==> job 2088 <==
==> flow/design.v <==
module pokey_advanced (
    input clk,               
    input enable_179mhz,     
    input reset_n,           
    input [3:0] addr,        
    input [7:0] din,         
    input we,                
    output reg audio_pwm     
);
    reg [7:0] audf [0:3];  
    reg [7:0] audc [0:3];  
    reg [7:0] audctl;      
    reg [3:0]  poly4;
    reg [4:0]  poly5;
    reg [16:0] poly17; 
    reg [15:0] counter [0:3]; 
    reg [3:0]  chan_out;    
    reg [4:0] count_64k;    
    reg [6:0] count_15k;    
    reg tick_64khz;
    reg tick_15khz;
    always @(posedge clk) begin
        tick_64khz <= 0;
        tick_15khz <= 0;
        if (!reset_n) begin
            count_64k <= 0;
            count_15k <= 0;
        end else if (enable_179mhz) begin
            if (count_64k == 27) begin  
                count_64k <= 0;
                tick_64khz <= 1;
            end else begin
                count_64k <= count_64k + 1;
            end
            if (count_15k == 113) begin  
                count_15k <= 0;
                tick_15khz <= 1;
            end else begin
                count_15k <= count_15k + 1;
            end
        end
    end
    always @(posedge clk) begin
        if (!reset_n) begin
            audctl <= 0;
            audc[0]<=0; audc[1]<=0; audc[2]<=0; audc[3]<=0;
            audf[0]<=0; audf[1]<=0; audf[2]<=0; audf[3]<=0;
        end else if (we) begin
            case (addr)
                0: audf[0] <= din;
                1: audc[0] <= din;
                2: audf[1] <= din;
                3: audc[1] <= din;
                4: audf[2] <= din;
                5: audc[2] <= din;
                6: audf[3] <= din;
                7: audc[3] <= din;
                8: audctl <= din;
            endcase
        end
    end
    wire p4_next = !(poly4[3] ^ poly4[2]);
    wire p5_next = !(poly5[4] ^ poly5[2]);
    wire p17_next = !(poly17[16] ^ poly17[4]);
    always @(posedge clk) begin
        if (!reset_n) begin
            poly4 <= 4'b1011;
            poly5 <= 5'b10101;
            poly17 <= 17'b10101010101010101;
        end else if (enable_179mhz) begin
            poly4 <= {poly4[2:0], p4_next};
            poly5 <= {poly5[3:0], p5_next};
            poly17 <= {poly17[15:0], p17_next};
        end
    end
    wire link_12 = audctl[4];
    wire link_34 = audctl[3];
    wire use_15khz = audctl[0];  
    integer i;
    reg channel_tick;  
    always @(posedge clk) begin
        if (!reset_n) begin
            counter[0] <= 0; counter[1] <= 0; counter[2] <= 0; counter[3] <= 0;
            chan_out <= 0;
        end else
        for (i=0; i<4; i=i+1) begin
            channel_tick = (use_15khz) ? tick_15khz : tick_64khz;
            if (i == 0 && audctl[6]) channel_tick = enable_179mhz;
            if (i == 2 && audctl[5]) channel_tick = enable_179mhz;
            if (channel_tick) begin
                if (!((i==1 && link_12) || (i==3 && link_34))) begin
                    if (counter[i] == 0) begin
                        if (i==0 && link_12) 
                            counter[i] <= {audf[1], audf[0]}; 
                        else if (i==2 && link_34) 
                            counter[i] <= {audf[3], audf[2]}; 
                        else 
                            counter[i] <= audf[i];
                        case (audc[i][7:5])
                            3'b000: chan_out[i] <= poly17[16] && poly5[4];  
                            3'b001: chan_out[i] <= poly5[4];                
                            3'b010: chan_out[i] <= poly17[16] && poly5[4]; 
                            3'b011: chan_out[i] <= poly5[4];               
                            3'b100: chan_out[i] <= poly17[16];              
                            3'b101: chan_out[i] <= ~chan_out[i];            
                            3'b110: chan_out[i] <= poly17[16];             
                            3'b111: chan_out[i] <= ~chan_out[i];            
                        endcase
                    end else begin
                        counter[i] <= counter[i] - 1;
                    end
                end
            end
        end
    end
    reg [5:0] mixed_audio; 
    integer k;
    always @(*) begin
        mixed_audio = 0;
        for (k=0; k<4; k=k+1) begin
            if (chan_out[k]) begin
                mixed_audio = mixed_audio + audc[k][3:0];
            end
        end
    end
    reg [5:0] pwm_counter;
    always @(posedge clk) begin
        if (!reset_n) begin
            pwm_counter <= 0;
            audio_pwm <= 0;
        end else begin
            pwm_counter <= pwm_counter + 1;
            audio_pwm <= (pwm_counter < mixed_audio);
        end
    end
endmodule
==> flow/run.sh <==
#!/bin/bash
# the make line also repeats each setting of config.mk as NAME=value (left out here)
make -C /OpenROAD-flow-scripts/flow DESIGN_CONFIG=/design/flow/config.mk WORK_HOME=/design/flow/orfs CLKGATE_MAP_FILE= finish
==> flow/config.mk <==
export PLATFORM = sky130hd
export DESIGN_NAME = pokey_advanced
export DESIGN_NICKNAME = pokey_advanced
export VERILOG_FILES = /design/flow/design.v
export SDC_FILE = /design/flow/constraint.sdc
export NUM_CORES = 4
export LEC_CHECK = 0
export CAP_MARGIN = 5
export CELL_PAD_IN_SITES_GLOBAL_PLACEMENT = 3
export CORE_ASPECT_RATIO = 1.08
export CORE_MARGIN = 5
export CORE_UTILIZATION = 40
export HOLD_SLACK_MARGIN = 0.29
export PLACE_DENSITY_LB_ADDON = 0.17
export SETUP_SLACK_MARGIN = -0.2
export SLEW_MARGIN = 25
==> flow/constraint.sdc <==
create_clock -name core_clock -period 3.76 [get_ports {clk}]
set_input_delay 0.7520 -clock core_clock [delete_from_list [all_inputs] [get_ports {clk}]]
set_output_delay 0.7520 -clock core_clock [all_outputs]
set_load 0.01 [all_outputs]
==> job 8319: changes against job 2088 <==
==> flow/config.mk (replaced) <==
export PLATFORM = sky130hd
export DESIGN_NAME = pokey_advanced
export DESIGN_NICKNAME = pokey_advanced
export VERILOG_FILES = /design/flow/design.v
export SDC_FILE = /design/flow/constraint.sdc
export NUM_CORES = 4
export LEC_CHECK = 0
export ABC_AREA = 1
export CAP_MARGIN = 20
export CORE_MARGIN = 2
export CORE_UTILIZATION = 72
export CTS_CLUSTER_SIZE = 10
export PLACE_DENSITY = 0.42
export SETUP_SLACK_MARGIN = 0.27
export SLEW_MARGIN = 20
==> flow/constraint.sdc (replaced) <==
create_clock -name core_clock -period 2.9 [get_ports {clk}]
set_input_delay 0.5800 -clock core_clock [delete_from_list [all_inputs] [get_ports {clk}]]
set_output_delay 0.5800 -clock core_clock [all_outputs]
set_load 0.01 [all_outputs]
==> job 2778: changes against job 2088 <==
==> flow/config.mk (replaced) <==
export PLATFORM = sky130hd
export DESIGN_NAME = pokey_advanced
export DESIGN_NICKNAME = pokey_advanced
export VERILOG_FILES = /design/flow/design.v
export SDC_FILE = /design/flow/constraint.sdc
export NUM_CORES = 4
export LEC_CHECK = 0
export CAP_MARGIN = 20
export CORE_MARGIN = 2
export CORE_UTILIZATION = 40
export SLEW_MARGIN = 20
==> flow/constraint.sdc (replaced) <==
create_clock -name core_clock -period 6.0 [get_ports {clk}]
set_input_delay 1.2000 -clock core_clock [delete_from_list [all_inputs] [get_ports {clk}]]
set_output_delay 1.2000 -clock core_clock [all_outputs]
set_load 0.01 [all_outputs]
==> job 1894: changes against job 2088 <==
==> flow/config.mk (replaced) <==
export PLATFORM = sky130hd
export DESIGN_NAME = pokey_advanced
export DESIGN_NICKNAME = pokey_advanced
export VERILOG_FILES = /design/flow/design.v
export SDC_FILE = /design/flow/constraint.sdc
export NUM_CORES = 4
export LEC_CHECK = 0
export CAP_MARGIN = 20
export CORE_MARGIN = 2
export CORE_UTILIZATION = 40
export SLEW_MARGIN = 20
==> flow/constraint.sdc (replaced) <==
create_clock -name core_clock -period 5.2 [get_ports {clk}]
set_input_delay 1.0400 -clock core_clock [delete_from_list [all_inputs] [get_ports {clk}]]
set_output_delay 1.0400 -clock core_clock [all_outputs]
set_load 0.01 [all_outputs]
==> impl_metrics.tcl <==
# yosys + openroad results
set metrics [dict create \
    outcome "failed layout checks" \
    so_faults "setup timing" \
    cts_resized 13 \
    met1_usage 0.4569 \
    worst_slack_ps -717.0 \
    final-setup-viol-count 1 \
    routed_via_density 5.674 \
    power.total_w 0.005441 \
]
[end of results for job 8319]
==> impl_metrics.tcl <==
# yosys + openroad results
set metrics [dict create \
    power.total_w 0.003960 \
    worst_slack_ps -507.4 \
    cts_max_path_buffers 2 \
    so_faults "setup timing" \
    final-setup-viol-count 1 \
    outcome "failed layout checks" \
]
[end of results for job 2088]
==> impl_metrics.tcl <==
# yosys + openroad results
set metrics [dict create \
    routed_via_density 5.476 \
    outcome "no timing/DRC/antenna violations" \
    cts_resized 0 \
    final-setup-viol-count 0 \
    dp_hpwl_mm 13.31 \
    cp_max_fo 7 \
    power.total_w 0.002805 \
    met1_usage 0.2498 \
    synthAdderAreaFrac 0.04935 \
]
[end of results for job 1894]
==> impl_metrics.tcl <==
# yosys + openroad results
set metrics [dict create \
    outcome "no timing/DRC/antenna violations" \
    worst_slack_ps 908.7 \
    cts_resized 0 \
    power.total_w 0.002387 \
    final-setup-viol-count 0 \
    met1_usage 0.2439 \
]
[end of results for job 2778]


==> run D: inputs <==
Starts from the design.v that is shown in full above.
Settings: LEC_CHECK=0, ABC_AREA=1, CAP_MARGIN=20, CORE_MARGIN=2, CORE_UTILIZATION=72, CTS_CLUSTER_DIAMETER=364, CTS_CLUSTER_SIZE=14, HOLD_SLACK_MARGIN=0.26, PLACE_DENSITY=0.4, SETUP_SLACK_MARGIN=-0.29, SLEW_MARGIN=20; clock period 2.89 ns.
run.sh (not shown) runs the stock make flow with config.mk's settings and CLKGATE_MAP_FILE=.
==> run Z: changes against run D <==
- ABC_AREA: 1 -> unset
- CORE_UTILIZATION: 72 -> 70
- CTS_CLUSTER_DIAMETER: 364 -> unset
- CTS_CLUSTER_SIZE: 14 -> 31
- PLACE_DENSITY: 0.4 -> unset
- SETUP_SLACK_MARGIN: -0.29 -> unset
==> flow/constraint.sdc (replaced) <==
create_clock -name core_clock -period 4.12 [get_ports {clk}]
set_input_delay 0.8240 -clock core_clock [delete_from_list [all_inputs] [get_ports {clk}]]
set_output_delay 0.8240 -clock core_clock [all_outputs]
set_load 0.01 [all_outputs]
==> run R: changes against run D <==
- HOLD_SLACK_MARGIN: 0.26 -> 0.29
- PLACE_DENSITY: 0.4 -> unset
- PLACE_DENSITY_LB_ADDON: unset -> 0.19
- SETUP_SLACK_MARGIN: -0.29 -> 0.74
==> comparison table <==
| quantity | run Z | run D | run R |
|---|---|---|---|
| Outcome | failed layout checks | failed layout checks | failed layout checks |
| Reasons for failing layout checks | setup timing | setup timing | setup timing |
| Post-Route M1 WL | 8.67 mm | 9.80 mm | 9.84 mm |
| Global-route total usage across every layer | 32.4% | 36.0% | 36.2% |
| Vias in the first global route | 7058 | 8480 | 8427 |
| Highest attainable clock frequency | 0.227 GHz | 0.283 GHz | 0.270 GHz |
| Adder-cell share of the synthesized area | 4.94% | 4.56% | 4.56% |
| Share of the synthesized area in the top cell type | 40.4% | 38.3% | 38.3% |
| Delay of the slowest critical-path stage | 0.36 ns | 0.38 ns | 0.36 ns |
| Netlist Area Pre-Place | 8520 um^2 | 9000 um^2 | 9000 um^2 |
| Least-Margin Pin Slew | 0.845 ns | 0.819 ns | 0.687 ns |
| Total half-perimeter wirelength after legalization and detailed placement | 13.3 mm | 14.7 mm | 15.0 mm |
| Post-Syn Nets | 1025 | 1389 | 1389 |
| Number of clock buffers in the layout | 21 | 20 | 18 |
